== JK ==
Design ALU_16_bit, start of the top module:
module ALU_16_bit(
input wire [15:0] A,
input wire [15:0] B,
input wire [3:0] ALU_FUN,
input wire clk,
output reg [15:0] ALU_OUT,
output reg Carry_Flag,
output reg Arith_Flag,
output reg Logic_Flag,
output reg CMP_Flag,
output reg Shift_Flag
);
For scale: ~16 flip-flops.
Settings: LEC_CHECK=0, CAP_MARGIN=20, CORE_MARGIN=2, CORE_UTILIZATION=57, SETUP_SLACK_MARGIN=5.0, SLEW_MARGIN=20; clock period 28.4 ns.
run.sh (not shown) runs the stock make flow with config.mk's settings and CLKGATE_MAP_FILE=.
What ended JK was a tool error in 5_1_grt; the run never finished.
Input changes introduced in MS (baseline for comparison: JK):
Settings: a deleted SETUP_SLACK_MARGIN that had been 5.0; a change of CORE_UTILIZATION from 57 to 49; a change of the clock period (ns, I/O delays scaled along) from 28.4 to 11.3.
==> results <==
JK: it failed during 5_1_grt, and the tool reported GRT-0232.
The flow completed for MS, but it is not clean: the layout still shows setup timing.
Share of flip-flops with an asynchronous set or reset: MS vs JK identical
Compared with JK, in MS cell area after technology mapping neither gained nor lost much; fraction of the mapped netlist area in compound gates neither gained nor lost much.
Relative to JK, buffers inserted during post-CTS setup optimization has increased by 8 in MS.
Against JK, MS comes in 13.68 ns lower on post-place setup slack.
Routability congestion estimate from global placement | MS below JK
The half-perimeter wire length of the detailed placement result on JK is in line with that on MS.
On number of placed cells counting well taps: between JK and MS, it ends up lower for JK.
MS against JK: die area shows an increase of 4100 sq um; number of resized instances in the post-cts repair step moved down.

* * *

north:
ALU_16_bit again, from the RTL that the note above started with.
==> flow/config.mk <==
export PLATFORM = sky130hd
export DESIGN_NAME = ALU_16_bit
export DESIGN_NICKNAME = ALU_16_bit
export VERILOG_FILES = /design/flow/design.v
export SDC_FILE = /design/flow/constraint.sdc
export NUM_CORES = 4
export LEC_CHECK = 0
export ABC_AREA = 1
export CAP_MARGIN = 20
export CELL_PAD_IN_SITES_GLOBAL_PLACEMENT = 2
export CORE_ASPECT_RATIO = 0.64
export CORE_MARGIN = 2
export CORE_UTILIZATION = 24
export CTS_CLUSTER_DIAMETER = 112
export GPL_ROUTABILITY_DRIVEN = 0
export GPL_TIMING_DRIVEN = 0
export HOLD_SLACK_MARGIN = 0.13
export MAX_ROUTING_LAYER = met5
export MIN_ROUTING_LAYER = met2
export PLACE_DENSITY = 0.47
export SLEW_MARGIN = 35
export TNS_END_PERCENT = 30
==> flow/constraint.sdc <==
create_clock -name core_clock -period 32.2 [get_ports {clk}]
set_input_delay 6.4400 -clock core_clock [delete_from_list [all_inputs] [get_ports {clk}]]
set_output_delay 6.4400 -clock core_clock [all_outputs]
set_load 0.01 [all_outputs]
north completed end to end with timing, DRC and antenna clean.
## Diff of input files: south against north
# north
export LEC_CHECK = 0
export ABC_AREA = 1
export CAP_MARGIN = 20
export CELL_PAD_IN_SITES_GLOBAL_PLACEMENT = 2
export CORE_ASPECT_RATIO = 0.64
export CORE_MARGIN = 2
export CORE_UTILIZATION = 24
export CTS_CLUSTER_DIAMETER = 112
export GPL_ROUTABILITY_DRIVEN = 0
export GPL_TIMING_DRIVEN = 0
export HOLD_SLACK_MARGIN = 0.13
export MAX_ROUTING_LAYER = met5
export MIN_ROUTING_LAYER = met2
export PLACE_DENSITY = 0.47
export SLEW_MARGIN = 35
export TNS_END_PERCENT = 30
create_clock -name core_clock -period 32.2 [get_ports {clk}]
# south
export LEC_CHECK = 0
export CAP_MARGIN = 20
export CORE_MARGIN = 2
export CORE_UTILIZATION = 40
export SLEW_MARGIN = 20
create_clock -name core_clock -period 30.6 [get_ports {clk}]
Notes after the runs:
- The run with more routed wire is north, not south.
- north → south: clock-buffer cell count moved down, final non-filler cell total shows a reduction of 572, combined global-route utilization of all metal layers moved down.
- Diff north -> south | total cell area at the placement stage | increase of 860 sq um
- The higher final cell utilization of the core of north and south is in south.
- Compared with north, in south post-synthesis cell count from yosys moved down, logic gate fraction of the total cell area moved up.
- south ends up with a worst hold margin that is 240 ps lower than in north.
- Compared with north, in south share of the clock period used by the worst path after layout now larger; power drawn by the clock network went down about 3%.
Power and IR drop assume default switching activity.
